$ cat run.sh
#!/bin/bash
# the make line also repeats each setting of config.mk as NAME=value (left out here)
make -C /OpenROAD-flow-scripts/flow DESIGN_CONFIG=/design/flow/config.mk WORK_HOME=/design/flow/orfs CLKGATE_MAP_FILE= finish
$ cat config.mk
export PLATFORM = sky130hd
export DESIGN_NAME = registers_32x32
export DESIGN_NICKNAME = registers_32x32
export VERILOG_FILES = /design/flow/design.v
export SDC_FILE = /design/flow/constraint.sdc
export NUM_CORES = 4
export LEC_CHECK = 0
export ABC_AREA = 0
export CAP_MARGIN = 20
export CORE_MARGIN = 2
export CORE_UTILIZATION = 70
export CTS_CLUSTER_SIZE = 35
export HOLD_SLACK_MARGIN = -0.07
export MAX_ROUTING_LAYER = met4
export PLACE_DENSITY = 0.69
export SLEW_MARGIN = 20
$ cat constraint.sdc
create_clock -name core_clock -period 4.33 [get_ports {clk_i}]
set_input_delay 0.8660 -clock core_clock [delete_from_list [all_inputs] [get_ports {clk_i}]]
set_output_delay 0.8660 -clock core_clock [all_outputs]
set_load 0.01 [all_outputs]
$ cat design.v
module mux32
  (
   input [4:0] sel_i,
   input [31:0] data_i,
   output data_o
   );
   genvar i;
   wire [1:0] data_mux16_w;
   wire       data_mux32_w;
   assign data_mux32_w = (sel_i[4]) ? data_mux16_w[1] : data_mux16_w[0];
   assign data_o = data_mux32_w;
generate
   for(i=0;i<2;i=i+1)
     begin : mux16
	mux16 mux16
	 (
	  .sel_i(sel_i[3:0]),
	  .data_i(data_i[(i*16+15)-:16]),
	  .data_o(data_mux16_w[i])
	  );
     end 
endgenerate  
endmodule
module mux16
  (
   input [3:0] 	sel_i,
   input [15:0] data_i,
   output 	data_o
   );
   genvar 	i;
   wire [3:0] 	data_mux4_w;
   wire [1:0] 	data_mux8_w;
   wire 	data_mux16_w;
   assign data_mux8_w[0] = (sel_i[2]) ? data_mux4_w[1] : data_mux4_w[0];
   assign data_mux8_w[1] = (sel_i[2]) ? data_mux4_w[3] : data_mux4_w[2];
   assign data_mux16_w = (sel_i[3]) ? data_mux8_w[1] : data_mux8_w[0];
generate
   for(i=0;i<4;i=i+1)
     begin : mux4
	mux4 mux4
	 (
	  .sel_i(sel_i[1:0]),
	  .data_i(data_i[(i*4+3)-:4]),
	  .data_o(data_mux4_w[i])
	  );
     end 
endgenerate
   assign data_o = data_mux16_w;
endmodule
module mux4
  (
   input [1:0] sel_i,
   input [3:0] data_i,
   output data_o
   );
   reg 	  data_v;
   always @(*)
     case(sel_i)
       2'b00 : data_v = data_i[0];
       2'b01 : data_v = data_i[1];
       2'b10 : data_v = data_i[2];
       2'b11 : data_v = data_i[3];
     endcase
   assign data_o = data_v;
endmodule
module registers_32x32
  (
   input       clk_i,
   input       reset_ni,
   input       write_enable_i,
   input [4:0] register_addr_a_i,
   input [4:0] register_addr_b_i,
   input [4:0] register_write_i,
   input [31:0] write_data_i,
   output [31:0] read_data_a_o,
   output [31:0] read_data_b_o
   );
   integer 	 i;
   wire [4:0] 	 enable_data_w;
   reg 		 enable_register_v [1:31];
   reg [31:0] 	 register [1:31];
   assign enable_data_w = register_write_i & {5{write_enable_i}};
   always @(*)
     begin
	for(i=1;i<32;i=i+1)
	  begin
	     enable_register_v[i] = 1'b0;
	  end
	for(i=1;i<32;i=i+1)
	  begin
	     if (enable_data_w == i) enable_register_v[i] = 1'b1;
	  end 
     end 
   always @(posedge clk_i or negedge reset_ni)
     begin
	if (!reset_ni)
	  for(i=1;i<32;i=i+1)
	    begin
	       register[i] <= 32'b0;
	    end
	else
	  for(i=1;i<32;i=i+1)
	    begin
	       if (enable_register_v[i])
		 begin
		    register[i] <= write_data_i;
		 end
	    end 
     end 
   wire [31:0] decoded_read_a_data_w;
   wire [31:0] decoded_read_b_data_w;
   genvar      j;
generate
   for(j=0;j<32;j=j+1)
     begin : multiplexer
	mux32 mux32_a
	 (
	  .sel_i(register_addr_a_i),
	  .data_i({register[31][j],
		   register[30][j],
		   register[29][j],
		   register[28][j],
		   register[27][j],
		   register[26][j],
		   register[25][j],
		   register[24][j],
		   register[23][j],
		   register[22][j],
		   register[21][j],
		   register[20][j],
		   register[19][j],
		   register[18][j],
		   register[17][j],
		   register[16][j],
		   register[15][j],
		   register[14][j],
		   register[13][j],
		   register[12][j],
		   register[11][j],
		   register[10][j],
		   register[9][j],
		   register[8][j],
		   register[7][j],
		   register[6][j],
		   register[5][j],
		   register[4][j],
		   register[3][j],
		   register[2][j],
		   register[1][j],
		   1'b0}),
	  .data_o(decoded_read_a_data_w[j])
	  );
	mux32 mux32_b
	 (
	  .sel_i(register_addr_b_i),
	  .data_i({register[31][j],
		   register[30][j],
		   register[29][j],
		   register[28][j],
		   register[27][j],
		   register[26][j],
		   register[25][j],
		   register[24][j],
		   register[23][j],
		   register[22][j],
		   register[21][j],
		   register[20][j],
		   register[19][j],
		   register[18][j],
		   register[17][j],
		   register[16][j],
		   register[15][j],
		   register[14][j],
		   register[13][j],
		   register[12][j],
		   register[11][j],
		   register[10][j],
		   register[9][j],
		   register[8][j],
		   register[7][j],
		   register[6][j],
		   register[5][j],
		   register[4][j],
		   register[3][j],
		   register[2][j],
		   register[1][j],
		   1'b0}),
	  .data_o(decoded_read_b_data_w[j])
	  );
     end 
endgenerate 
   assign read_data_a_o = decoded_read_a_data_w;
   assign read_data_b_o = decoded_read_b_data_w;
endmodule 
==> results of run 1 <==
-- cell type report --
class	instances	area, µm²	share of cell area [%]
clock buffer	158	3201	5.115
multi-input combinational	2698	28620	45.75
timing repair buffer	352	3996	6.387
tap	1050	1314	2.100
inverter	1	3.754	0.005999
clock inverter	36	581.8	0.9299
sequential	992	24820	39.68
antenna	10	25.02	0.04000
-- layer usage --
layer	global-route usage, %	routed length [µm]	up-vias
li1	-	-	15992
met1	58.32	67170	20469
met2	63.71	78300	2311
met3	10.65	19090	639
met4	21.68	10130	0
met5	-	0	-
-- per-stage QoR --
step           total power [W]  hold WS, ps  instances
3_3_place_gp           0.01707        479.1       5093
2_1_floorplan          0.01577        462.8       4209
5_1_grt                0.02825        244.6       5296
3_5_place_dp           0.01749        491.1       5093
4_1_cts                0.02726        224.0       5287
6_report               0.02732        216.2       5297
-- repair_timing --
| item | 4_1_cts | 5_1_grt |
|---|---|---|
| hold buffers | 0 | 0 |
| pin swaps | 1 | 3 |
| gates resized | 19 | 17 |
| endpoints found under the setup margin | 27 | 27 |
==> flow_summary.ini, run 1 <==
; flow metrics
[critical_path]
worstSetupStartpoint = register_addr_a_i[3]
path_cells = clkdlybuf4s50_1, buf_4, or3_2, buf_12, a221oi_1, buf_4, nor4_1, o211a_1, clkdlybuf4s50_1
cp_num_cells = 9
critPathBufInv = 5
r2r_slack_ps = 3480
endpoint = read_data_a_o[26]
endpoint_kind = output pin
worstPathRequired_ps = 3460
r2r-start = register[3][28]
r2r_cells = 1
r2r-end = register[3][28]
cp-start-kind = input pin
crit_arrival_ps = 3470
cp_slowest_cell = or3_2
max_stage_delay_ps = 530
worst-path-max-fanout = 14
critPathTopFamily = buffers and inverters
critPathKind = input pin to output pin

[detailed_routing]
wl_per_cell_um = 32.98
first_iter_violations = 4352
via_per_inst = 7.440
antenna_left = 0
num_vias = 39411
wl_mm = 174.7
post-route-drc-count = 0
dr.pass1.iters = 6

[placement]
place_hpwl_mm = 105.0
gp_congestion = 0.9145
dpl_worst_slack_ps = -261.3
port_buffers = 113
placed_area_um2 = 58600

[synth]
yosys.area_share.aoi_pct = 8.816
synth-edff-count = 0
synth-async-reset-ratio_pct = 100.0
yosysSeqAreaShare_pct = 44.38
synthesis.nets = 4259
synthTopCellsByCount = mux2_2, dfrtp_1, clkbuf_1
syn_inst = 4209
yosys_warnings = 4
synth.avg_cell_area_um2 = 13.29
top_area_cell = dfrtp_1
synth_cell_types = 59
flop_cell = dfrtp_1
ys_sh_xor_pct = 0
synthAdderAreaFrac_pct = 0
yosys_cells = 4209
ys_chip_area_um2 = 55930
top_cell = mux2_2
numSynthFlops = 992
simple_gate_area_share_pct = 3.447
syn_area_um2 = 55930
synthTopCellsByArea = dfrtp_1, mux2_2, mux4_2
synth.top_cell.area_share_pct = 44.38
ys_sh_mux_pct = 38.34
synthTopLogicFamily = multiplexers

[die]
initial_core_util_pct = 70.80
top_level_ports = 114
core_area_um2 = 79000
chipArea_um2 = 82180
fp-row-count = 103
die_w_um = 286.7
die_h_um = 286.7

[clocking]
clockBufferDepth = 3
cts_buffers = 104
htreeDepth = 3
tritoncts = yes
cts_setup_buffers = 0
clock-sinks = 992
clockRootBuffer = clkbuf_16
path_clk_slew_ps = 60
clkLatencyLatePin_ps = 670

[power_and_ir_drop]
ir_worst_vdd_uv = 400.4
power.group.top = sequential cells
pwr-share-comb_pct = 20.0
p_per_area_nw_per_um2 = 436.6
pwr.group.sequential_w = 0.0121
p_leak_nw = 27.85
netSwitchingFraction_pct = 26.97
p_seq_share_pct = 44.1
pg_comb_w = 0.00546
p_int_w = 0.01995
clkPwrFrac_pct = 35.9
pg_clk_w = 0.00981
p_sw_w = 0.007367

[cells_and_area]
fin_util_pct = 79.20
area_growth_pct = 11.86
nFillCells = 4558
fin_area_um2 = 62570
fin_nets = 4199

[global_routing]
grt_pass1_vias = 40380
grt_first_pass_wirelength_mm = 259.7
antenna_found_initial = 9
track_usage_pct = 43.95
gr-total-overflow = 0
grt_max_degree = 84

[run]
maxCapViolCount = 0
openroad.warnings = 30

[final_timing]
setup_slack_ps = -6.424
setup_viol = 1
slew_headroom_pct = 27.33
rsz0062_at_grt = yes
final_max_slew_viol_count = 0
period_needed_ps = 4336
worstMarginPinSlew_ps = 1087
skew_ps = 0
timing.final.crit_share_pct = 100.1
timing.fmax_mhz = 230.6
hold_viol = 0
tns_ps = -6.424

[worst_hold_path]
hold_path.class = input pin to async pin

[status]
status = finished with violations
so_faults = setup timing
==> run 2, diff against run 1 <==
- ABC_AREA: 0 -> unset
- CAP_MARGIN: 20 -> 0
- CORE_UTILIZATION: 70 -> 63
- CTS_CLUSTER_DIAMETER: unset -> 397
- CTS_CLUSTER_SIZE: 35 -> 97
- GPL_ROUTABILITY_DRIVEN: unset -> 1
- GPL_TIMING_DRIVEN: unset -> 0
- HOLD_SLACK_MARGIN: -0.07 -> 0.18
- MIN_ROUTING_LAYER: unset -> met2
- PLACE_DENSITY: 0.69 -> unset
- PLACE_DENSITY_LB_ADDON: unset -> 0.16
- SLEW_MARGIN: 20 -> 5
- TNS_END_PERCENT: unset -> 75
- clock period: 4.33 -> 6.0 ns (I/O delays scaled with it)
==> flow_summary.ini, run 2 <==
; physical design summary
[status]
status = stopped before the end
failed_stage = global routing
firstError = [ERROR GRT-0116] Global routing finished with congestion. Check the congestion regions in the DRC Viewer.

[clocking]
clock-sinks = 992
cts_buffers = 14
cts_setup_buffers = 0
clockBufferDepth = 3
clockRootBuffer = clkbuf_16
htreeDepth = 1

[synth]
synth-async-reset-ratio_pct = 100.0
synth_cell_types = 59
synthTopCellsByArea = dfrtp_1, mux2_2, mux4_2
synthTopCellsByCount = mux2_2, dfrtp_1, clkbuf_1
yosysSeqAreaShare_pct = 44.38
syn_inst = 4209
synth.top_cell.area_share_pct = 44.38
synthesis.nets = 4259
ys_sh_mux_pct = 38.34
yosys_cells = 4209
ys_chip_area_um2 = 55930
ys_sh_xor_pct = 0
simple_gate_area_share_pct = 3.447
yosys.area_share.aoi_pct = 8.816
syn_area_um2 = 55930
flop_cell = dfrtp_1
yosys_warnings = 4
synthAdderAreaFrac_pct = 0
top_area_cell = dfrtp_1
top_cell = mux2_2
synth-edff-count = 0
synthTopLogicFamily = multiplexers
synth.avg_cell_area_um2 = 13.29
numSynthFlops = 992

[placement]
port_buffers = 107
gp_congestion = 1.174
place_hpwl_mm = 158.7

[global_routing]
track_usage_pct = 89.63
gr-total-overflow = 838

[die]
initial_core_util_pct = 63.39
fp-row-count = 109
core_area_um2 = 88240
top_level_ports = 114
die_h_um = 302.0
die_w_um = 302.0
chipArea_um2 = 91180
-- run 2: routing by layer --
metal	overflow	global-route usage [%]
met1	-	-
met2	152	92.34
met3	586	95.68
met4	100	73.86
met5	-	-
-- run 2: metrics by stage --
stage | hold slack [ps] | setup TNS [ps] | area, µm² | instances | setup slack, ps
after floorplan | 462.8 | 0 | 55930 | 4209 | 2093
after global placement | 476.7 | - | 58460 | 5481 | -41570
after detailed placement | 489.1 | -15100 | 58710 | 5489 | -676.7
after CTS | 358.8 | 0 | 59190 | 5503 | 7.790
-- run 2: timing repair --
action	CTS
gates resized	51
endpoints found under the setup margin	63
hold buffers	0
endpoints found under the hold margin	0
cloned	0
==> run 3, diff against run 2 <==
- CORE_UTILIZATION: 63 -> 72
- CTS_CLUSTER_DIAMETER: 397 -> 39
- CTS_CLUSTER_SIZE: 97 -> unset
- GPL_ROUTABILITY_DRIVEN: 1 -> unset
- GPL_TIMING_DRIVEN: 0 -> unset
- HOLD_SLACK_MARGIN: 0.18 -> unset
- MAX_ROUTING_LAYER: met4 -> unset
- MIN_ROUTING_LAYER: met2 -> unset
- PLACE_DENSITY: unset -> 0.64
- PLACE_DENSITY_LB_ADDON: 0.16 -> unset
- SETUP_SLACK_MARGIN: unset -> 0.99
- SLEW_MARGIN: 5 -> 20
- TNS_END_PERCENT: 75 -> unset
- clock period: 6.0 -> 3.42 ns (I/O delays scaled with it)
==> flow_summary.ini, run 3 <==
; flow metrics
[detailed_routing]
num_vias = 50092
post-route-drc-count = 0
wl_per_cell_um = 43.37
first_iter_violations = 8258
via_per_inst = 8.551
wl_mm = 254.1
dr.pass1.iters = 10
antenna_left = 0

[power_and_ir_drop]
p_seq_share_pct = 38.3
p_per_area_nw_per_um2 = 572.1
p_sw_w = 0.01308
pg_comb_w = 0.00943
netSwitchingFraction_pct = 31.54
p_int_w = 0.02840
power.group.top = the clock network
p_leak_nw = 32.50
p_total_w = 0.04148
clkPwrFrac_pct = 39.0
pg_clk_w = 0.0162
pwr.group.sequential_w = 0.0159
ir_worst_vdd_uv = 619.0
pwr-share-comb_pct = 22.7

[global_routing]
grt_first_pass_wirelength_mm = 318.9
track_usage_pct = 55.15
grt_max_degree = 97
gr-total-overflow = 0
grt_pass1_vias = 48075
antenna_found_initial = 28

[synth]
numSynthFlops = 992
synth-async-reset-ratio_pct = 100.0
synthTopCellsByArea = dfrtp_1, mux2_2, mux4_2
synthAdderAreaFrac_pct = 0
synthesis.nets = 4259
top_area_cell = dfrtp_1
syn_inst = 4209
synth_cell_types = 59
synth.top_cell.area_share_pct = 44.38
syn_area_um2 = 55930
simple_gate_area_share_pct = 3.447
top_cell = mux2_2
ys_sh_xor_pct = 0
synthTopCellsByCount = mux2_2, dfrtp_1, clkbuf_1
yosysSeqAreaShare_pct = 44.38
flop_cell = dfrtp_1
ys_chip_area_um2 = 55930
synthTopLogicFamily = multiplexers
synth-edff-count = 0
yosys.area_share.aoi_pct = 8.816
synth.avg_cell_area_um2 = 13.29
ys_sh_mux_pct = 38.34
yosys_warnings = 4
yosys_cells = 4209

[critical_path]
endpoint = read_data_a_o[18]
path_cells = buf_6, buf_4, nand4b_1, buf_4, buf_12, buf_6, o22ai_1, nor2_1, o211a_1, buf_2
endpoint_kind = output pin
critPathBufInv = 6
worstSetupStartpoint = register_addr_a_i[2]
max_stage_delay_ps = 420
crit_arrival_ps = 2750
r2r_slack_ps = 2350
worstPathRequired_ps = 2740
critPathTopFamily = buffers and inverters
cp_num_cells = 10
cp_slowest_cell = nor2_1
r2r-end = register[9][25]
cp-start-kind = input pin
critPathKind = input pin to output pin
worst-path-max-fanout = 10
r2r_cells = 3
r2r-start = register[9][25]

[die]
top_level_ports = 114
chipArea_um2 = 79930
fp-row-count = 102
die_h_um = 282.7
core_area_um2 = 77210
initial_core_util_pct = 72.44
die_w_um = 282.7

[placement]
port_buffers = 113
dp_cells = 5287
place_hpwl_mm = 112.0
gp_congestion = 0.9289

[clocking]
clockRootBuffer = clkbuf_16
path_clk_slew_ps = 50
htreeDepth = 4
tritoncts = yes
clkLatencyLatePin_ps = 750
clock-sinks = 992
cts_buffers = 147
clockBufferDepth = 3

[cells_and_area]
instances_no_fill = 5858
fin_nets = 4724
area_growth_pct = 29.63

[worst_hold_path]
holdPathStages = 1
whs_endpoint = register[11][26]
hold_start = register[11][26]
hold_path.class = flop to flop

[final_timing]
timing.fmax_mhz = 290.9
final_max_slew_viol_count = 0
setup_slack_ps = -17.03
slew_headroom_pct = 17.66
timing.final.crit_share_pct = 100.5
tns_ps = -17.03
period_needed_ps = 3437
setup_viol = 1
hold_viol = 0
rsz0062_at_grt = yes
worstMarginPinSlew_ps = 1231
skew_ps = 0

[status]
status = finished with violations
so_faults = setup timing

[run]
openroad.warnings = 31
maxCapViolCount = 0
## run 3: layout make-up
class,count,area (µm²)
inverters,1,6.256
fillers,2029,4705
well taps,1040,1301
clock inverters,96,1167
repair buffers,834,10150
clock buffers,172,3916
flip-flops and latches,992,24820
multi-input cells,2698,31080
diodes,25,62.56
## run 3: metrics by stage
stage               setup slack (ps)  util [%]  hold WS, ps  cell area, µm²
finish                        -17.03     93.91        503.3           72510
global route                  -372.9     93.85        534.9           72460
CTS                            252.5     90.99        499.3           70250
detailed placement            -799.2     78.87        487.3           60900
global placement              -862.6     78.87        477.5           60900
floorplan                      683.9         -        388.4           56790
## run 3: what timing repair did
item | CTS | global route
pin swaps | 141 | 123
hold buffers | 1 | 0
setup buffers | 135 | 97
gates cloned | 37 | 8
setup endpoints to repair | 64 | 123
endpoints found under the hold margin | 3 | 0
resized | 681 | 300
## run 3: routing by layer
metal,vias to the layer above,global-route usage (%),wire [µm]
met5,-,0,605
met4,22,46.57,31580
met3,2856,25.22,44860
met2,6068,77.78,101200
met1,23973,64.09,75850
li1,17173,-,-
==> run 4, diff against run 3 <==
- CAP_MARGIN: 0 -> 20
- CTS_CLUSTER_DIAMETER: 39 -> 30
- MAX_ROUTING_LAYER: unset -> met4
- SETUP_SLACK_MARGIN: 0.99 -> 0.82
- clock period: 3.42 -> 3.35 ns (I/O delays scaled with it)
==> flow_summary.ini, run 4 <==
; physical design summary
[synth]
ys_sh_xor_pct = 0
ys_sh_mux_pct = 38.34
ys_chip_area_um2 = 55930
synthAdderAreaFrac_pct = 0
synth.top_cell.area_share_pct = 44.38
yosys_warnings = 4
syn_area_um2 = 55930
flop_cell = dfrtp_1
syn_inst = 4209
top_area_cell = dfrtp_1
yosys.area_share.aoi_pct = 8.816
numSynthFlops = 992
yosysSeqAreaShare_pct = 44.38
top_cell = mux2_2
synthesis.nets = 4259
synthTopCellsByArea = dfrtp_1, mux2_2, mux4_2
yosys_cells = 4209
simple_gate_area_share_pct = 3.447
synth_cell_types = 59
synth.avg_cell_area_um2 = 13.29
synth-edff-count = 0
synthTopCellsByCount = mux2_2, dfrtp_1, clkbuf_1
synthTopLogicFamily = multiplexers
synth-async-reset-ratio_pct = 100.0

[die]
fp-row-count = 102
die_h_um = 282.7
core_area_um2 = 77210
top_level_ports = 114
initial_core_util_pct = 72.44
die_w_um = 282.7
chipArea_um2 = 79930

[status]
status = stopped before the end
failed_stage = global routing

[placement]
place_hpwl_mm = 112.4
gp_congestion = 0.9143
port_buffers = 113

[clocking]
clockBufferDepth = 3
htreeDepth = 4
cts_buffers = 195
clockRootBuffer = clkbuf_16
clock-sinks = 992
run 4: what timing repair did:
action | CTS
pin swaps | 150
hold endpoints to repair | 49
cloned | 25
setup endpoints to repair | 64
setup buffers | 132
resized | 650
hold buffers | 1
run 4: through the flow:
step                TNS, ps  worst slack [ps]  cells  hold slack (ps)  cell area [µm²]
floorplan                 0             641.9   4209            374.4            56790
global placement     -29320            -918.0   5267            480.3            60900
detailed placement   -31360            -919.9   5267            486.2            60900
CTS                       0             172.8   5791            504.2            71710
==> run 5, diff against run 4 <==
- ABC_AREA: unset -> 0
- CTS_CLUSTER_DIAMETER: 30 -> unset
- CTS_CLUSTER_SIZE: unset -> 31
- HOLD_SLACK_MARGIN: unset -> -0.07
- PLACE_DENSITY: 0.64 -> 0.69
- SETUP_SLACK_MARGIN: 0.82 -> 0.87
- clock period: 3.35 -> 3.3 ns (I/O delays scaled with it)
==> flow_summary.ini, run 5 <==
; flow metrics
[die]
fp-row-count = 102
die_w_um = 282.7
initial_core_util_pct = 72.44
core_area_um2 = 77210
chipArea_um2 = 79930
top_level_ports = 114
die_h_um = 282.7

[critical_path]
crit_arrival_ps = 2810
path_cells = bufbuf_16, buf_4, buf_4, mux2_2, o22ai_1, nor2_1, o211a_1, buf_2
cp-start-kind = input pin
r2r-end = register[12][4]
critPathTopFamily = buffers and inverters
critPathKind = input pin to output pin
endpoint = read_data_a_o[22]
cp_common_cell = buf_4
endpoint_kind = output pin
cp_slowest_cell = o22ai_1
worst-path-max-fanout = 5
critPathBufInv = 4
r2r-start = register[12][4]
worstSetupStartpoint = register_addr_a_i[0]
r2r_slack_ps = 2260
worstPathRequired_ps = 2640
cp_num_cells = 8
r2r_cells = 3
max_stage_delay_ps = 530

[detailed_routing]
via_per_inst = 8.208
antenna_left = 0
post-route-drc-count = 0
dr.pass1.iters = 7
first_iter_violations = 6727
num_vias = 47196
wl_mm = 236.2
wl_per_cell_um = 41.08

[status]
status = finished with violations
so_faults = hold timing, setup timing

[cells_and_area]
fin_area_um2 = 70300
fin_util_pct = 91.05
area_growth_pct = 25.68
fin_nets = 4653
nFillCells = 2669
final-seq-area_um2 = 24820
comb_area_um2 = 30710

[final_timing]
timing.fmax_mhz = 288.4
setup_viol = 3
tns_ps = -337.5
hold_ws_ps = -89.43
timing.final.crit_share_pct = 105.1
slew_headroom_pct = 17.00
rsz0062_at_grt = yes
worstMarginPinSlew_ps = 1241
final_max_slew_viol_count = 0
setup_slack_ps = -167.8
skew_ps = 0
period_needed_ps = 3468
hold_viol = 61

[global_routing]
antenna_found_initial = 17
grt_first_pass_wirelength_mm = 302.9
grt_pass1_vias = 46206
grt_max_degree = 76
track_usage_pct = 53.76
gr-total-overflow = 0

[power_and_ir_drop]
pg_clk_w = 0.0120
netSwitchingFraction_pct = 31.18
pwr.group.sequential_w = 0.0163
pwr-share-comb_pct = 24.8
pg_comb_w = 0.00930
p_seq_share_pct = 43.3
p_per_area_nw_per_um2 = 534.5
p_sw_w = 0.01171
p_int_w = 0.02586
clkPwrFrac_pct = 32.0
p_leak_nw = 31.63
power.group.top = sequential cells
ir_worst_vdd_uv = 733.2

[synth]
top_area_cell = dfrtp_1
synthAdderAreaFrac_pct = 0
yosys_warnings = 4
simple_gate_area_share_pct = 3.447
yosys.area_share.aoi_pct = 8.816
numSynthFlops = 992
flop_cell = dfrtp_1
synthesis.nets = 4259
synthTopLogicFamily = multiplexers
top_cell = mux2_2
yosys_cells = 4209
ys_sh_xor_pct = 0
synth_cell_types = 59
synthTopCellsByArea = dfrtp_1, mux2_2, mux4_2
ys_chip_area_um2 = 55930
syn_area_um2 = 55930
synth.avg_cell_area_um2 = 13.29
synth-async-reset-ratio_pct = 100.0
synth-edff-count = 0
ys_sh_mux_pct = 38.34
yosysSeqAreaShare_pct = 44.38
syn_inst = 4209
synthTopCellsByCount = mux2_2, dfrtp_1, clkbuf_1
synth.top_cell.area_share_pct = 44.38

[clocking]
clkLatencyLatePin_ps = 720
htreeDepth = 3
clock-sinks = 992
tritoncts = yes
cts_buffers = 104
holdBufCountCts = 0
clockBufferDepth = 3
clockRootBuffer = clkbuf_16
path_clk_slew_ps = 70

[placement]
place_hpwl_mm = 112.6
placed_area_um2 = 60780
gp_congestion = 0.9419
port_buffers = 113

[run]
openroad.warnings = 31
maxCapViolCount = 0

[worst_hold_path]
hold_path.class = input pin to async pin
==> run 5: per-stage QoR <==
stage	hold WS, ps	std cells	setup slack, ps	power, W
3_3_place_gp	476.2	5271	-970.1	0.02274
5_1_grt	-60.17	5749	-199.0	0.03832
4_1_cts	-43.09	5627	218.5	0.03569
3_5_place_dp	484.3	5271	-1019	0.02335
2_1_floorplan	364.4	4209	611.9	0.02086
6_report	-89.43	5750	-167.8	0.03757
==> run 5: timing repair <==
| action | 4_1_cts | 5_1_grt |
|---|---|---|
| pin swaps | 148 | 113 |
| endpoints found under the setup margin | 64 | 99 |
| resized | 629 | 238 |
| cloned | 48 | 6 |
| setup buffers | 119 | 93 |
==> run 5: final cells by class <==
class / count / share of cell area (%)
Multi-Input combinational cell: 2698 / 43.68
Antenna cell: 24 / 0.08543
Clock buffer: 157 / 4.371
Clock inverter: 32 / 0.4022
Tap cell: 1040 / 1.851
Inverter: 1 / 0.008899
Timing Repair Buffer: 806 / 14.29
Sequential cell: 992 / 35.31
==> run 5: per-layer routing <==
layer | vias to the layer above | wire length, µm | GRT usage [%]
met2 | 4885 | 96920 | 75.40
met3 | 2264 | 38180 | 18.34
li1 | 16942 | - | -
met4 | 0 | 27510 | 42.50
met5 | - | 0 | -
met1 | 23105 | 73580 | 63.41
==> run 6, diff against run 5 <==
- ABC_AREA: 0 -> unset
- CORE_UTILIZATION: 72 -> 66
- CTS_CLUSTER_SIZE: 31 -> unset
- HOLD_SLACK_MARGIN: -0.07 -> unset
- PLACE_DENSITY: 0.69 -> unset
- SETUP_SLACK_MARGIN: 0.87 -> unset
- clock period: 3.3 -> 4.77 ns (I/O delays scaled with it)
==> flow_summary.ini, run 6 <==
; flow metrics
[synth]
synth-edff-count = 0
synth.top_cell.area_share_pct = 44.38
top_area_cell = dfrtp_1
yosys.area_share.aoi_pct = 8.816
synthTopLogicFamily = multiplexers
ys_chip_area_um2 = 55930
ys_sh_mux_pct = 38.34
yosys_warnings = 4
ys_sh_xor_pct = 0
yosys_cells = 4209
synth.avg_cell_area_um2 = 13.29
synthTopCellsByCount = mux2_2, dfrtp_1, clkbuf_1
synthAdderAreaFrac_pct = 0
top_cell = mux2_2
flop_cell = dfrtp_1
synth_cell_types = 59
simple_gate_area_share_pct = 3.447
yosysSeqAreaShare_pct = 44.38
synthTopCellsByArea = dfrtp_1, mux2_2, mux4_2
synth-async-reset-ratio_pct = 100.0
syn_area_um2 = 55930
synthesis.nets = 4259
syn_inst = 4209
numSynthFlops = 992

[clocking]
tritoncts = yes
htreeDepth = 3
path_clk_slew_ps = 60
clkLatencyLatePin_ps = 670
cts_buffers = 105
clockRootBuffer = clkbuf_16
clockBufferDepth = 3
clock-sinks = 992
holdBufCountCts = 0

[final_timing]
timing.fmax_mhz = 211.9
setup_viol = 0
hold_viol = 0
rsz0062_at_grt = no
worstMarginPinSlew_ps = 1125
final_max_slew_viol_count = 0
slew_headroom_pct = 24.79
period_needed_ps = 4720
setup_slack_ps = 49.89
tns_ps = 0
timing.final.crit_share_pct = 98.95
skew_ps = 0

[critical_path]
r2r_slack_ps = 3930
worstSetupStartpoint = register_addr_b_i[4]
cp-start-kind = input pin
path_cells = clkdlybuf4s50_1, and4bb_2, buf_12, a221o_1, nor4_2, clkdlybuf4s50_1
crit_arrival_ps = 3770
endpoint_kind = output pin
cp_common_cell = clkdlybuf4s50_1
r2r-end = register[21][28]
cp_num_cells = 6
endpoint = read_data_b_o[18]
r2r-start = register[21][28]
r2r_cells = 1
critPathBufInv = 3
critPathTopFamily = buffers and inverters
critPathKind = input pin to output pin
max_stage_delay_ps = 660
worstPathRequired_ps = 3820
cp_slowest_cell = clkdlybuf4s50_1
worst-path-max-fanout = 12

[detailed_routing]
first_iter_violations = 3702
num_vias = 38736
wl_per_cell_um = 32.05
post-route-drc-count = 0
wl_mm = 170.5
antenna_left = 0
via_per_inst = 7.283
dr.pass1.iters = 6

[power_and_ir_drop]
pg_comb_w = 0.00486
p_leak_nw = 27.39
p_seq_share_pct = 44.7
ir_worst_vdd_uv = 323.9
p_int_w = 0.01782
pwr.group.sequential_w = 0.0109
p_per_area_nw_per_um2 = 395.2
power.group.top = sequential cells
pg_clk_w = 0.00863
netSwitchingFraction_pct = 26.97
clkPwrFrac_pct = 35.3
pwr-share-comb_pct = 19.9
p_sw_w = 0.006583

[cells_and_area]
fin_nets = 4143
nFillCells = 5442
fin_util_pct = 73.68
instances_no_fill = 5319
area_growth_pct = 10.42

[die]
top_level_ports = 114
initial_core_util_pct = 66.73
die_h_um = 295.1
chipArea_um2 = 87090
core_area_um2 = 83820
fp-row-count = 106
die_w_um = 295.1

[global_routing]
track_usage_pct = 40.77
grt_pass1_vias = 39747
grt_max_degree = 111
antenna_found_initial = 7
grt_first_pass_wirelength_mm = 255.7
gr-total-overflow = 0

[placement]
port_buffers = 113
place_hpwl_mm = 104.3
dp_cells = 5119
dpl_worst_slack_ps = 69.69
gp_congestion = 0.8792

[status]
status = complete, no violations

[worst_hold_path]
hold_path.class = input pin to async pin

[run]
openroad.warnings = 32
maxCapViolCount = 0
[run 6: what timing repair did]
item,CTS,global route
endpoints found under the setup margin,0,2
setup buffers,0,0
gates resized,0,2
[run 6: through the flow]
step	total power, W	area, µm²	hold slack (ps)
2_1_floorplan	0.01432	55930	462.8
3_3_place_gp	0.01548	58070	479.0
3_5_place_dp	0.01583	58070	490.7
4_1_cts	0.02442	61730	426.3
5_1_grt	0.02532	61760	466.4
6_report	0.02441	61760	415.0
[run 6: routing by layer]
layer,vias up,GRT usage (%),part of all wire [%]
li1,15911,-,-
met3,550,7.676,9.1
met4,0,18.32,4.9
met1,20280,54.68,40
met2,1995,60.90,46
met5,-,-,0
[run 6: layout make-up]
class	count	area, µm²	area share (%)
antenna	7	17.52	0.02836
tap	1134	1419	2.297
clock buffer	158	3191	5.166
multi-input combinational	2698	28480	46.12
sequential	992	24820	40.19
inverter	1	3.754	0.006077
timing repair buffer	295	3356	5.433
clock inverter	34	469.2	0.7597
==> run 7, diff against run 6 <==
- ABC_AREA: unset -> 0
- CORE_UTILIZATION: 66 -> 72
- CTS_CLUSTER_SIZE: unset -> 31
- HOLD_SLACK_MARGIN: unset -> -0.07
- PLACE_DENSITY: unset -> 0.35
- SETUP_SLACK_MARGIN: unset -> 0.87
- TNS_END_PERCENT: unset -> 5
- clock period: 4.77 -> 3.19 ns (I/O delays scaled with it)
==> flow_summary.ini, run 7 <==
; flow metrics
[clocking]
htreeDepth = 3
clockRootBuffer = clkbuf_16
path_clk_slew_ps = 70
clkLatencyLatePin_ps = 690
cts_buffers = 105
holdBufCountCts = 0
clockBufferDepth = 3
tritoncts = yes
clock-sinks = 992

[global_routing]
grt_max_degree = 91
gr-total-overflow = 0
track_usage_pct = 53.10
grt_first_pass_wirelength_mm = 299.2
antenna_found_initial = 6
grt_pass1_vias = 45038

[synth]
numSynthFlops = 992
synthTopCellsByArea = dfrtp_1, mux2_2, mux4_2
simple_gate_area_share_pct = 3.447
syn_area_um2 = 55930
synth.top_cell.area_share_pct = 44.38
yosys_warnings = 4
top_cell = mux2_2
yosys.area_share.aoi_pct = 8.816
synth-edff-count = 0
ys_chip_area_um2 = 55930
flop_cell = dfrtp_1
yosys_cells = 4209
top_area_cell = dfrtp_1
synth-async-reset-ratio_pct = 100.0
synthTopLogicFamily = multiplexers
ys_sh_xor_pct = 0
ys_sh_mux_pct = 38.34
synth_cell_types = 59
synthAdderAreaFrac_pct = 0
syn_inst = 4209
synthesis.nets = 4259
synth.avg_cell_area_um2 = 13.29
synthTopCellsByCount = mux2_2, dfrtp_1, clkbuf_1
yosysSeqAreaShare_pct = 44.38

[final_timing]
hold_ws_ps = -65.51
skew_ps = 0
timing.fmax_mhz = 312.6
hold_viol = 35
slew_headroom_pct = 19.62
worstMarginPinSlew_ps = 1202
setup_slack_ps = -9.428
period_needed_ps = 3199
timing.final.crit_share_pct = 100.3
setup_viol = 1
rsz0062_at_grt = yes
final_max_slew_viol_count = 0

[power_and_ir_drop]
pwr-share-comb_pct = 23.0
p_per_area_nw_per_um2 = 554.4
netSwitchingFraction_pct = 29.60
clkPwrFrac_pct = 33.0
p_seq_share_pct = 44.0
pg_comb_w = 0.00868
p_int_w = 0.02655
ir_worst_vdd_uv = 502.1
p_sw_w = 0.01117
pg_clk_w = 0.0125
p_leak_nw = 30.62
pwr.group.sequential_w = 0.0166
power.group.top = sequential cells

[critical_path]
cp-start-kind = flop
r2r_cells = 2
critPathTopFamily = AND-OR/OR-AND gates
r2r-start = register[8][28]
endpoint = read_data_a_o[31]
worst-path-max-fanout = 3
crit_arrival_ps = 2560
max_stage_delay_ps = 570
worstSetupStartpoint = register[3][31]
critPathBufInv = 1
cp_num_cells = 5
cp_slowest_cell = a221oi_1
worstPathRequired_ps = 2550
path_cells = mux2_2, a221oi_1, nor4_2, o211a_1, buf_2
r2r-end = register[8][28]
r2r_slack_ps = 2260
critPathKind = flop to output pin
endpoint_kind = output pin

[status]
status = finished with violations
so_faults = hold timing, setup timing

[run]
openroad.warnings = 31
maxCapViolCount = 0

[die]
die_w_um = 282.7
chipArea_um2 = 79930
top_level_ports = 114
fp-row-count = 102
die_h_um = 282.7
core_area_um2 = 77210
initial_core_util_pct = 72.44

[detailed_routing]
num_vias = 43671
dr.pass1.iters = 9
via_per_inst = 7.779
wl_mm = 208.8
post-route-drc-count = 0
wl_per_cell_um = 37.19
antenna_left = 0
first_iter_violations = 6268

[placement]
dpl_worst_slack_ps = -734.7
placed_area_um2 = 60300
port_buffers = 113
gp_congestion = 0.9500
place_hpwl_mm = 109.4

[cells_and_area]
fin_nets = 4528
fin_util_pct = 88.11
area_growth_pct = 21.63
fin_area_um2 = 68030

[worst_hold_path]
hold_path.class = input pin to async pin
-- run 7: stage by stage --
stage                     total power, W  hold slack (ps)  std cells  setup TNS [ps]
after floorplan                  0.02145            342.4       4209               0
after global placement           0.02340            478.1       5233          -34600
after detailed placement         0.02400            495.3       5233          -35750
after CTS                        0.03688           -56.17       5584               0
after global routing             0.03875           -51.05       5612          -63.87
final                            0.03772           -65.51       5614          -9.428
-- run 7: timing repair --
action	CTS	global route
endpoints found under the setup margin	68	137
gates resized	578	50
pin swaps	127	16
gates cloned	38	3
setup buffers	117	19
-- run 7: layout make-up --
| class | instances | area (µm²) |
|---|---|---|
| Antenna cell | 7 | 17.52 |
| Sequential cell | 992 | 24820 |
| Fill cell | 3235 | 9183 |
| Timing Repair Buffer | 680 | 8538 |
| Multi-Input combinational cell | 2698 | 29870 |
| Clock buffer | 161 | 3189 |
| Clock inverter | 35 | 277.8 |
| Inverter | 1 | 6.256 |
| Tap cell | 1040 | 1301 |
-- run 7: layer usage --
metal	track usage [%]	wire length (µm)	up-vias
met5	-	0	-
met4	39.67	18500	0
met3	17.99	29660	1312
met2	73.78	89790	3611
met1	64.31	70810	22043
li1	-	-	16705
==> run 8, diff against run 7 <==
- ABC_AREA: 0 -> unset
- CAP_MARGIN: 20 -> 0
- CORE_UTILIZATION: 72 -> 40
- CTS_CLUSTER_SIZE: 31 -> 97
- GPL_ROUTABILITY_DRIVEN: unset -> 0
- HOLD_SLACK_MARGIN: -0.07 -> unset
- MIN_ROUTING_LAYER: unset -> met2
- PLACE_DENSITY: 0.35 -> unset
- SETUP_SLACK_MARGIN: 0.87 -> unset
- SLEW_MARGIN: 20 -> 5
- TNS_END_PERCENT: 5 -> unset
- clock period: 3.19 -> 6.0 ns (I/O delays scaled with it)
==> flow_summary.ini, run 8 <==
; flow metrics
[status]
status = complete, no violations

[power_and_ir_drop]
p_sw_w = 0.005742
p_per_area_nw_per_um2 = 315.7
pwr.group.sequential_w = 0.00865
p_int_w = 0.01388
pg_clk_w = 0.00704
pg_comb_w = 0.00393
netSwitchingFraction_pct = 29.26
power.group.top = sequential cells
ir_worst_vdd_uv = 241.2
clkPwrFrac_pct = 35.9
p_seq_share_pct = 44.1
pwr-share-comb_pct = 20.0
p_leak_nw = 27.07

[global_routing]
gr-total-overflow = 0
antenna_found_initial = 1
track_usage_pct = 40.03
grt_max_degree = 133
grt_first_pass_wirelength_mm = 269.8
grt_pass1_vias = 55970

[clocking]
tritoncts = yes
path_clk_slew_ps = 60
clockBufferDepth = 3
cts_buffers = 111
clock-sinks = 992
htreeDepth = 3
clockRootBuffer = clkbuf_16
clkLatencyLatePin_ps = 770
holdBufCountCts = 0

[final_timing]
rsz0062_at_grt = no
skew_ps = 0
worstMarginPinSlew_ps = 1309
hold_viol = 0
slew_headroom_pct = 12.47
timing.fmax_mhz = 171.4
final_max_slew_viol_count = 0
tns_ps = 0
hold_ws_ps = 499.4
period_needed_ps = 5833
setup_viol = 0
timing.final.crit_share_pct = 97.21

[synth]
synth-async-reset-ratio_pct = 100.0
synthTopCellsByArea = dfrtp_1, mux2_2, mux4_2
syn_inst = 4209
ys_chip_area_um2 = 55930
synth.top_cell.area_share_pct = 44.38
simple_gate_area_share_pct = 3.447
synthesis.nets = 4259
yosys.area_share.aoi_pct = 8.816
synth_cell_types = 59
numSynthFlops = 992
syn_area_um2 = 55930
synth-edff-count = 0
ys_sh_mux_pct = 38.34
yosys_warnings = 4
synth.avg_cell_area_um2 = 13.29
yosysSeqAreaShare_pct = 44.38
top_area_cell = dfrtp_1
yosys_cells = 4209
flop_cell = dfrtp_1
ys_sh_xor_pct = 0
synthTopCellsByCount = mux2_2, dfrtp_1, clkbuf_1
top_cell = mux2_2
synthAdderAreaFrac_pct = 0
synthTopLogicFamily = multiplexers

[run]
maxCapViolCount = 0
openroad.warnings = 38

[placement]
port_buffers = 113
dp_cells = 5827
place_hpwl_mm = 106.0

[critical_path]
crit_arrival_ps = 4630
endpoint_kind = output pin
cp_common_cell = clkdlybuf4s50_1
path_cells = clkdlybuf4s50_1, or3_2, buf_4, a221oi_1, nor4_1, and3_1, clkdlybuf4s50_1
cp-start-kind = input pin
max_stage_delay_ps = 820
worst-path-max-fanout = 12
worstPathRequired_ps = 4800
r2r-start = register[3][4]
worstSetupStartpoint = register_addr_b_i[4]
r2r_slack_ps = 5180
r2r-end = register[3][4]
critPathKind = input pin to output pin
endpoint = read_data_b_o[14]
cp_num_cells = 7
critPathTopFamily = buffers and inverters
critPathBufInv = 3
cp_slowest_cell = clkdlybuf4s50_1
r2r_cells = 1

[worst_hold_path]
whs_endpoint = register[11][26]
holdPathStages = 1
hold_start = register[11][26]
hold_path.class = flop to flop

[detailed_routing]
wl_per_cell_um = 30.48
post-route-drc-count = 0
dr.pass1.iters = 10
first_iter_violations = 9299
wl_mm = 184.6
num_vias = 50431
via_per_inst = 8.326
antenna_left = 0

[cells_and_area]
fin_util_pct = 44.66
fin_nets = 4114
instances_no_fill = 6057
area_growth_pct = 11.14
nFillCells = 12521

[die]
die_w_um = 377.9
fp-row-count = 137
chipArea_um2 = 142800
core_area_um2 = 139200
top_level_ports = 114
die_h_um = 377.9
initial_core_util_pct = 40.18
-- run 8: repair_timing --
action,in CTS,in global routing
buffers inserted,0,0
endpoints found under the setup margin,0,4
gates resized,0,4
endpoints found under the hold margin,0,0
-- run 8: layout make-up --
class,count,area [µm²],area share (%)
clock buffer,160,3182,5.119
clock inverter,42,437.9,0.7045
multi-input combinational,2698,28510,45.87
inverter,1,3.754,0.006038
sequential,992,24820,39.93
tap,1876,2347,3.776
timing repair buffer,260,2783,4.476
antenna,28,70.07,0.1127
-- run 8: layer usage --
| layer | GRT usage [%] | up-vias | wire length (µm) |
|---|---|---|---|
| li1 | - | 15656 | - |
| met1 | - | 17212 | 0 |
| met2 | 45.56 | 15786 | 88790 |
| met3 | 50.15 | 1777 | 76410 |
| met4 | 11.28 | 0 | 19410 |
| met5 | - | - | 0 |
-- run 8: metrics by stage --
step	setup slack, ps	power, W	area (µm²)
global placement	249.9	0.01242	58450
global route	95.17	0.02028	62120
detailed placement	234.2	0.01252	58450
finish	167.2	0.01963	62160
CTS	209.1	0.01938	62070
floorplan	2093	0.01138	55930
==> run 9, diff against run 8 <==
- CTS_CLUSTER_SIZE: 97 -> unset
- MIN_ROUTING_LAYER: met2 -> unset
- SLEW_MARGIN: 5 -> 20
==> flow_summary.ini, run 9 <==
; flow metrics
[power_and_ir_drop]
p_int_w = 0.01394
pwr.group.sequential_w = 0.00863
netSwitchingFraction_pct = 27.49
p_sw_w = 0.005287
p_leak_nw = 27.06
clkPwrFrac_pct = 35.4
p_per_area_nw_per_um2 = 310.3
ir_worst_vdd_uv = 216.8
pwr-share-comb_pct = 19.8
power.group.top = sequential cells
pg_comb_w = 0.00380
pg_clk_w = 0.00680
p_seq_share_pct = 44.9

[clocking]
tritoncts = yes
clock-sinks = 992
clkLatencyLatePin_ps = 730
cts_setup_buffers = 0
cts-resized-gates = 0
clockRootBuffer = clkbuf_16
path_clk_slew_ps = 70
cts_buffers = 111
htreeDepth = 3
holdBufCountCts = 0
clockBufferDepth = 3

[critical_path]
path_cells = clkdlybuf4s50_1, or3_2, buf_12, a221oi_1, a221o_1, nor4_1, buf_4, clkdlybuf4s50_1
critPathKind = input pin to output pin
cp_num_cells = 8
r2r-end = register[3][4]
cp_common_cell = clkdlybuf4s50_1
critPathBufInv = 4
cp-start-kind = input pin
r2r_slack_ps = 5180
cp_slowest_cell = clkdlybuf4s50_1
worstSetupStartpoint = register_addr_b_i[4]
r2r-start = register[3][4]
max_stage_delay_ps = 780
worst-path-max-fanout = 16
endpoint = read_data_b_o[25]
worstPathRequired_ps = 4800
critPathTopFamily = buffers and inverters
endpoint_kind = output pin
r2r_cells = 1
crit_arrival_ps = 4490

[synth]
flop_cell = dfrtp_1
yosys.area_share.aoi_pct = 8.816
synth.top_cell.area_share_pct = 44.38
simple_gate_area_share_pct = 3.447
syn_inst = 4209
top_cell = mux2_2
synth_cell_types = 59
synth-async-reset-ratio_pct = 100.0
synth.avg_cell_area_um2 = 13.29
synthTopCellsByArea = dfrtp_1, mux2_2, mux4_2
synthTopLogicFamily = multiplexers
numSynthFlops = 992
synthTopCellsByCount = mux2_2, dfrtp_1, clkbuf_1
ys_sh_xor_pct = 0
top_area_cell = dfrtp_1
synthesis.nets = 4259
ys_chip_area_um2 = 55930
syn_area_um2 = 55930
yosys_warnings = 4
yosysSeqAreaShare_pct = 44.38
ys_sh_mux_pct = 38.34
yosys_cells = 4209
synthAdderAreaFrac_pct = 0
synth-edff-count = 0

[detailed_routing]
wl_per_cell_um = 29.12
dr.pass1.iters = 5
antenna_left = 0
wl_mm = 175.7
post-route-drc-count = 0
first_iter_violations = 3181
num_vias = 37135
via_per_inst = 6.154

[cells_and_area]
final-seq-area_um2 = 24820
area_growth_pct = 10.78
fin_nets = 4114
instances_no_fill = 6034
comb_area_um2 = 28490
nFillCells = 12553

[global_routing]
grt_first_pass_wirelength_mm = 259.6
grt_pass1_vias = 36997
grt_max_degree = 133
track_usage_pct = 25.23
gr-total-overflow = 0
antenna_found_initial = 11

[die]
core_area_um2 = 139200
initial_core_util_pct = 40.18
fp-row-count = 137
chipArea_um2 = 142800
die_h_um = 377.9
die_w_um = 377.9
top_level_ports = 114

[status]
status = complete, no violations

[final_timing]
setup_slack_ps = 313.2
final_max_slew_viol_count = 0
timing.fmax_mhz = 175.8
period_needed_ps = 5687
timing.final.crit_share_pct = 94.78
slew_headroom_pct = 24.20
hold_viol = 0
skew_ps = 0
tns_ps = 0
hold_ws_ps = 492.1
worstMarginPinSlew_ps = 1133
setup_viol = 0
rsz0062_at_grt = no

[worst_hold_path]
hold_path.class = input pin to async pin

[placement]
dp_cells = 5827
port_buffers = 113
place_hpwl_mm = 106.0
dpl_worst_slack_ps = 234.2

[run]
maxCapViolCount = 0
openroad.warnings = 35
[run 9: layer usage]
layer | GRT usage (%) | wire [µm] | up-vias
li1 | - | - | 15878
met1 | 34.90 | 78880 | 19886
met2 | 38.72 | 82090 | 1117
met5 | - | 0 | -
met3 | 3.220 | 10060 | 254
met4 | 7.773 | 4684 | 0
[run 9: stage by stage]
step	utilization (%)	instance area (µm²)	power (W)
2_1_floorplan	-	55930	0.01138
3_3_place_gp	41.99	58450	0.01242
3_5_place_dp	41.99	58450	0.01252
4_1_cts	44.57	62030	0.01936
5_1_grt	44.51	61960	0.02006
6_report	44.52	61960	0.01923
[run 9: layout make-up]
cell class	count	share of cell area, %
Clock buffer	166	5.305
Tap cell	1876	3.788
Sequential cell	992	40.06
Multi-Input combinational cell	2698	45.98
Inverter	1	0.006058
Antenna cell	9	0.03635
Clock inverter	32	0.4846
Timing Repair Buffer	260	4.337
==> run 10, diff against run 9 <==
- ABC_AREA: unset -> 0
- CAP_MARGIN: 0 -> 10
- CORE_UTILIZATION: 40 -> 72
- CTS_CLUSTER_DIAMETER: unset -> 372
- CTS_CLUSTER_SIZE: unset -> 17
- GPL_ROUTABILITY_DRIVEN: 0 -> unset
- HOLD_SLACK_MARGIN: unset -> -0.07
- PLACE_DENSITY: unset -> 0.68
- SETUP_SLACK_MARGIN: unset -> 0.82
- SLEW_MARGIN: 20 -> 5
- TNS_END_PERCENT: unset -> 5
- clock period: 6.0 -> 3.19 ns (I/O delays scaled with it)
==> flow_summary.ini, run 10 <==
; flow metrics
[detailed_routing]
first_iter_violations = 5097
wl_mm = 192.3
post-route-drc-count = 0
wl_per_cell_um = 35.25
dr.pass1.iters = 6
antenna_left = 0
via_per_inst = 7.642
num_vias = 41693

[global_routing]
antenna_found_initial = 11
top_usage_layer = met2
gr-total-overflow = 0
track_usage_pct = 49.27
met1_usage_pct = 62.14
grt_use_met2_pct = 69.97
grt_pass1_vias = 42877
gr-usage-met3_pct = 14.01
grt_first_pass_wirelength_mm = 279.8
grt_max_degree = 91

[critical_path]
worstSetupStartpoint = register_addr_b_i[4]
r2r_cells = 1
cp_common_cell = buf_12
critPathBufInv = 6
cp_slowest_cell = a221o_1
r2r_slack_ps = 2270
critPathTopFamily = buffers and inverters
path_cells = buf_6, buf_8, and4bb_4, buf_12, buf_16, buf_12, a221o_1, nor4_4, buf_2
max_stage_delay_ps = 400
cp-start-kind = input pin
worstPathRequired_ps = 2550
worst-path-max-fanout = 8
endpoint = read_data_b_o[25]
endpoint_kind = output pin
r2r-end = register[1][14]
crit_arrival_ps = 2460
cp_num_cells = 9
critPathKind = input pin to output pin
r2r-start = register[1][14]

[final_timing]
skew_ps = 0
timing.fmax_mhz = 322.4
tns_ps = 0
hold_ws_ps = -27.83
final_max_slew_viol_count = 0
setup_viol = 0
worstMarginPinSlew_ps = 1151
timing.final.crit_share_pct = 97.24
period_needed_ps = 3102
hold_viol = 7
rsz0062_at_grt = yes
slew_headroom_pct = 23.04

[power_and_ir_drop]
p_seq_share_pct = 49.6
power.group.top = sequential cells
p_sw_w = 0.009856
pg_comb_w = 0.00834
pwr-share-comb_pct = 25.1
ir_worst_vdd_uv = 487.3
pg_clk_w = 0.00840
p_int_w = 0.02333
p_leak_nw = 29.47
netSwitchingFraction_pct = 29.70
p_per_area_nw_per_um2 = 504.8
pwr.group.sequential_w = 0.0164
clkPwrFrac_pct = 25.3

[die]
initial_core_util_pct = 72.44
die_h_um = 282.7
chipArea_um2 = 79930
fp-row-count = 102
core_area_um2 = 77210
top_level_ports = 114
die_w_um = 282.7

[synth]
ys_sh_mux_pct = 38.34
synth-edff-count = 0
yosys_warnings = 4
top_cell = mux2_2
synth.avg_cell_area_um2 = 13.29
synth_cell_types = 59
synthTopCellsByArea = dfrtp_1, mux2_2, mux4_2
syn_inst = 4209
synthAdderAreaFrac_pct = 0
yosys_cells = 4209
flop_cell = dfrtp_1
yosysSeqAreaShare_pct = 44.38
yosys.area_share.aoi_pct = 8.816
ys_sh_xor_pct = 0
synthTopLogicFamily = multiplexers
simple_gate_area_share_pct = 3.447
ys_chip_area_um2 = 55930
numSynthFlops = 992
synth-async-reset-ratio_pct = 100.0
synth.top_cell.area_share_pct = 44.38
syn_area_um2 = 55930
synthTopCellsByCount = mux2_2, dfrtp_1, clkbuf_1
top_area_cell = dfrtp_1
synthesis.nets = 4259

[placement]
dp_cells = 5233
place_hpwl_mm = 109.4
port_buffers = 113
gp_congestion = 0.9500

[worst_hold_path]
hold_path.class = input pin to async pin

[clocking]
clockBufferDepth = 3
htreeDepth = 3
path_clk_slew_ps = 70
clkLatencyLatePin_ps = 630
clock-sinks = 992
tritoncts = yes
clockRootBuffer = clkbuf_16
cts_buffers = 68

[cells_and_area]
instances_no_fill = 5456
fin_nets = 4448
area_growth_pct = 17.53
final-seq-area_um2 = 24820
comb_area_um2 = 29810
nFillCells = 3723

[status]
status = finished with violations
so_faults = hold timing

[run]
openroad.warnings = 31
maxCapViolCount = 0
==> run 10: stage by stage <==
stage	hold slack, ps	util [%]	worst slack, ps	area [µm²]	power (W)
after floorplan	342.4	-	517.1	56170	0.02145
after global placement	478.1	78.10	-757.5	60300	0.02340
after detailed placement	495.3	78.10	-734.7	60300	0.02400
after CTS	-22.83	84.25	161.9	65050	0.03273
after global routing	-2.172	85.13	77.78	65730	0.03431
final	-27.83	85.14	87.97	65740	0.03318
==> run 10: per-layer routing <==
metal / routed length [µm] / vias up
met4: 15230 / 0
met1: 68430 / 21286
met2: 83920 / 2977
met3: 24750 / 969
li1: - / 16461
met5: 0 / -
==> run 10: repair_timing <==
action / CTS / global route
resized: 505 / 78
pin swaps: 100 / 36
cloned: 31 / 6
setup endpoints to repair: 64 / 125
hold buffers: 0 / 0
buffers inserted: 78 / 20
==> run 10: layout make-up <==
class                   instances  area share [%]
well taps                    1040           1.980
clock inverters                 5          0.1123
diodes                         13         0.04949
inverters                       1        0.009517
clock buffers                  70           2.665
flip-flops and latches        992           37.76
repair buffers                637           12.07
multi-input cells            2698           45.36
==> run 11, diff against run 10 <==
- ABC_AREA: 0 -> unset
- CAP_MARGIN: 10 -> 20
- CORE_UTILIZATION: 72 -> 40
- CTS_CLUSTER_DIAMETER: 372 -> unset
- CTS_CLUSTER_SIZE: 17 -> unset
- HOLD_SLACK_MARGIN: -0.07 -> unset
- MAX_ROUTING_LAYER: met4 -> unset
- PLACE_DENSITY: 0.68 -> unset
- SETUP_SLACK_MARGIN: 0.82 -> -0.46
- SLEW_MARGIN: 5 -> 20
- TNS_END_PERCENT: 5 -> unset
- clock period: 3.19 -> 5.74 ns (I/O delays scaled with it)
==> flow_summary.ini, run 11 <==
; flow metrics
[clocking]
path_clk_slew_ps = 60
holdBufCountCts = 0
clkLatencyLatePin_ps = 740
cts-resized-gates = 0
tritoncts = yes
clock-sinks = 992
clockBufferDepth = 3
cts_setup_buffers = 0
htreeDepth = 3
cts_buffers = 109
clockRootBuffer = clkbuf_16

[placement]
placed_area_um2 = 58490
port_buffers = 113
gp_congestion = 0.8176
dp_cells = 5833
place_hpwl_mm = 106.4

[synth]
syn_area_um2 = 55930
simple_gate_area_share_pct = 3.447
synth.top_cell.area_share_pct = 44.38
synthAdderAreaFrac_pct = 0
top_area_cell = dfrtp_1
flop_cell = dfrtp_1
synthTopCellsByArea = dfrtp_1, mux2_2, mux4_2
yosys_warnings = 4
synth_cell_types = 59
syn_inst = 4209
synthesis.nets = 4259
synth-edff-count = 0
ys_sh_mux_pct = 38.34
synthTopCellsByCount = mux2_2, dfrtp_1, clkbuf_1
yosys_cells = 4209
ys_chip_area_um2 = 55930
yosysSeqAreaShare_pct = 44.38
top_cell = mux2_2
yosys.area_share.aoi_pct = 8.816
synthTopLogicFamily = multiplexers
ys_sh_xor_pct = 0
synth-async-reset-ratio_pct = 100.0
synth.avg_cell_area_um2 = 13.29
numSynthFlops = 992

[die]
fp-row-count = 137
die_h_um = 377.9
initial_core_util_pct = 40.18
die_w_um = 377.9
top_level_ports = 114
core_area_um2 = 139200
chipArea_um2 = 142800

[worst_hold_path]
hold_path.class = input pin to async pin

[critical_path]
critPathTopFamily = buffers and inverters
cp_slowest_cell = nor4_1
path_cells = clkdlybuf4s50_1, and4bb_2, buf_4, a221o_1, nor4_1, clkdlybuf4s50_1
critPathKind = input pin to output pin
critPathBufInv = 3
cp-start-kind = input pin
endpoint = read_data_b_o[31]
cp_num_cells = 6
crit_arrival_ps = 4620
endpoint_kind = output pin
max_stage_delay_ps = 790
worstPathRequired_ps = 4590
r2r-end = register[12][15]
cp_common_cell = clkdlybuf4s50_1
worstSetupStartpoint = register_addr_b_i[4]
r2r_slack_ps = 4920
worst-path-max-fanout = 18
r2r_cells = 1
r2r-start = register[12][15]

[detailed_routing]
first_iter_violations = 3155
wl_per_cell_um = 29.24
dr.pass1.iters = 5
wl_mm = 176.7
antenna_left = 0
via_per_inst = 6.137
post-route-drc-count = 0
num_vias = 37075

[status]
status = finished with violations
so_faults = setup timing

[final_timing]
worstMarginPinSlew_ps = 1215
period_needed_ps = 5765
timing.final.crit_share_pct = 100.4
setup_slack_ps = -24.94
timing.fmax_mhz = 173.5
tns_ps = -24.94
setup_viol = 1
slew_headroom_pct = 18.73
hold_viol = 0
skew_ps = 0
final_max_slew_viol_count = 0

[cells_and_area]
area_growth_pct = 11.27
fin_util_pct = 44.71
fin_area_um2 = 62230
instances_no_fill = 6041
fin_nets = 4119

[power_and_ir_drop]
p_int_w = 0.01482
clkPwrFrac_pct = 36.4
p_seq_share_pct = 44.2
p_sw_w = 0.005589
p_leak_nw = 27.22
netSwitchingFraction_pct = 27.38
pwr.group.sequential_w = 0.00903
p_total_w = 0.02041
power.group.top = sequential cells
pg_clk_w = 0.00742
ir_worst_vdd_uv = 246.7
pg_comb_w = 0.00396
pwr-share-comb_pct = 19.4
p_per_area_nw_per_um2 = 327.9

[global_routing]
track_usage_pct = 24.63
grt_max_degree = 135
grt_pass1_vias = 37514
grt_first_pass_wirelength_mm = 261.4
antenna_found_initial = 8
gr-total-overflow = 0

[run]
openroad.warnings = 38
maxCapViolCount = 0
[run 11: layout make-up]
type | instances | area, µm²
Sequential cell | 992 | 24820
Fill cell | 12677 | 76950
Antenna cell | 7 | 17.52
Multi-Input combinational cell | 2698 | 28490
Clock inverter | 43 | 575.6
Inverter | 1 | 3.754
Timing Repair Buffer | 267 | 2783
Tap cell | 1876 | 2347
Clock buffer | 157 | 3189
[run 11: per-layer routing]
| metal | track usage, % | share of wire (%) | routed length [µm] | up-vias |
|---|---|---|---|---|
| li1 | - | - | - | 15862 |
| met1 | 34.64 | 44 | 78570 | 19828 |
| met2 | 39.26 | 47 | 82850 | 1098 |
| met3 | 3.493 | 5.6 | 9882 | 285 |
| met4 | 7.795 | 3.0 | 5341 | 2 |
| met5 | 0 | 0.0057 | 10 | - |
[run 11: metrics by stage]
stage / hold WS, ps / setup WS (ps)
after global routing: 517.7 / -218.7
after floorplan: 462.8 / 1937
after detailed placement: 484.6 / -65.52
final: 495.1 / -24.94
after global placement: 481.4 / -67.15
after CTS: 498.1 / -93.35
==> run 12, diff against run 11 <==
- ABC_AREA: unset -> 0
- CAP_MARGIN: 20 -> 30
- CORE_UTILIZATION: 40 -> 72
- CTS_CLUSTER_DIAMETER: unset -> 339
- MAX_ROUTING_LAYER: unset -> met4
- PLACE_DENSITY: unset -> 0.64
- SETUP_SLACK_MARGIN: -0.46 -> unset
- clock period: 5.74 -> 3.19 ns (I/O delays scaled with it)
==> flow_summary.ini, run 12 <==
; flow metrics
[critical_path]
max_stage_delay_ps = 660
worstPathRequired_ps = 2550
r2r_cells = 1
crit_arrival_ps = 2570
cp_num_cells = 9
cp-start-kind = input pin
endpoint = read_data_b_o[26]
worstSetupStartpoint = register_addr_b_i[3]
cp_slowest_cell = or4b_4
r2r_slack_ps = 2320
r2r-end = register[3][28]
critPathTopFamily = buffers and inverters
critPathBufInv = 6
endpoint_kind = output pin
worst-path-max-fanout = 7
critPathKind = input pin to output pin
r2r-start = register[3][28]
path_cells = buf_4, buf_6, buf_4, or4b_4, buf_12, buf_12, o221ai_4, nor4_4, buf_6

[final_timing]
setup_slack_ps = -15.50
final_max_slew_viol_count = 0
worstMarginPinSlew_ps = 773.0
hold_viol = 0
skew_ps = 0
rsz0062_at_grt = yes
timing.fmax_mhz = 312.0
tns_ps = -56.04
period_needed_ps = 3206
setup_viol = 5
timing.final.crit_share_pct = 100.5
slew_headroom_pct = 48.47

[cells_and_area]
area_growth_pct = 19.41
fin_nets = 4482
nFillCells = 3553

[detailed_routing]
dr.pass1.iters = 8
first_iter_violations = 5051
via_per_inst = 7.591
post-route-drc-count = 0
num_vias = 42212
antenna_left = 0
wl_per_cell_um = 34.71
wl_mm = 193.0

[placement]
place_hpwl_mm = 116.8
port_buffers = 113
dpl_worst_slack_ps = -848.7
gp_congestion = 0.9667

[clocking]
htreeDepth = 3
clock-sinks = 992
clockRootBuffer = clkbuf_16
clkLatencyLatePin_ps = 680
clockBufferDepth = 3
path_clk_slew_ps = 60
cts_buffers = 106
tritoncts = yes

[synth]
synth-edff-count = 0
top_cell = mux2_2
ys_sh_mux_pct = 38.34
flop_cell = dfrtp_1
yosysSeqAreaShare_pct = 44.38
synthTopCellsByArea = dfrtp_1, mux2_2, mux4_2
syn_inst = 4209
yosys.area_share.aoi_pct = 8.816
syn_area_um2 = 55930
synthTopCellsByCount = mux2_2, dfrtp_1, clkbuf_1
ys_sh_xor_pct = 0
synthesis.nets = 4259
synth.top_cell.area_share_pct = 44.38
synthTopLogicFamily = multiplexers
synth.avg_cell_area_um2 = 13.29
numSynthFlops = 992
yosys_warnings = 4
top_area_cell = dfrtp_1
yosys_cells = 4209
simple_gate_area_share_pct = 3.447
synth-async-reset-ratio_pct = 100.0
synthAdderAreaFrac_pct = 0
ys_chip_area_um2 = 55930
synth_cell_types = 59

[run]
openroad.warnings = 33
maxCapViolCount = 0

[global_routing]
grt_max_degree = 102
gr-total-overflow = 0
grt_first_pass_wirelength_mm = 279.8
track_usage_pct = 49.15
antenna_found_initial = 6
grt_pass1_vias = 43038

[power_and_ir_drop]
pwr-share-comb_pct = 22.1
pg_comb_w = 0.00824
pg_clk_w = 0.0125
p_per_area_nw_per_um2 = 558.4
ir_worst_vdd_uv = 515.7
netSwitchingFraction_pct = 28.93
p_sw_w = 0.01079
clkPwrFrac_pct = 33.6
pwr.group.sequential_w = 0.0165
p_int_w = 0.02650
p_leak_nw = 29.85
p_seq_share_pct = 44.3
power.group.top = sequential cells

[die]
die_w_um = 282.7
die_h_um = 282.7
core_area_um2 = 77210
chipArea_um2 = 79930
initial_core_util_pct = 72.44
top_level_ports = 114
fp-row-count = 102

[worst_hold_path]
hold_path.class = flop to flop
holdPathStages = 1
hold_start = register[11][26]
whs_endpoint = register[11][26]

[status]
status = finished with violations
so_faults = setup timing
[run 12: what timing repair did]
item                                    4_1_cts  5_1_grt
hold endpoints to repair                     37        0
gates resized                               373      120
pin swaps                                    86       36
gates cloned                                  6        3
setup buffers                                43        6
hold buffers                                  1        0
endpoints found under the setup margin       64       58
[run 12: final cells by class]
type / instances / area, µm² / share of cell area (%)
tap: 1040 / 1301 / 1.948
clock inverter: 38 / 470.5 / 0.7044
inverter: 1 / 3.754 / 0.005620
sequential: 992 / 24820 / 37.17
timing repair buffer: 632 / 7203 / 10.79
multi-input combinational: 2699 / 29930 / 44.82
clock buffer: 150 / 3029 / 4.536
antenna: 9 / 22.52 / 0.03372
[run 12: through the flow]
stage | hold slack, ps | power, W | instances | area, µm² | utilization, %
3_5_place_dp | 482.3 | 0.02408 | 5288 | 60850 | 78.81
3_3_place_gp | 479.8 | 0.02346 | 5288 | 60850 | 78.81
5_1_grt | 529.1 | 0.03847 | 5558 | 66780 | 86.49
4_1_cts | 495.6 | 0.03677 | 5522 | 66010 | 85.50
2_1_floorplan | 342.4 | 0.02141 | 4209 | 55930 | -
6_report | 493.3 | 0.03729 | 5561 | 66790 | 86.50
[run 12: metal layers]
metal | track usage (%) | up-vias | share of wire, %
met3 | 12.71 | 990 | 12
met4 | 33.59 | 0 | 8.2
met1 | 61.71 | 21579 | 35
met2 | 70.30 | 3038 | 45
met5 | - | - | 0
li1 | - | 16605 | -
No activity file was given, so power comes from the tool's default toggle rates.
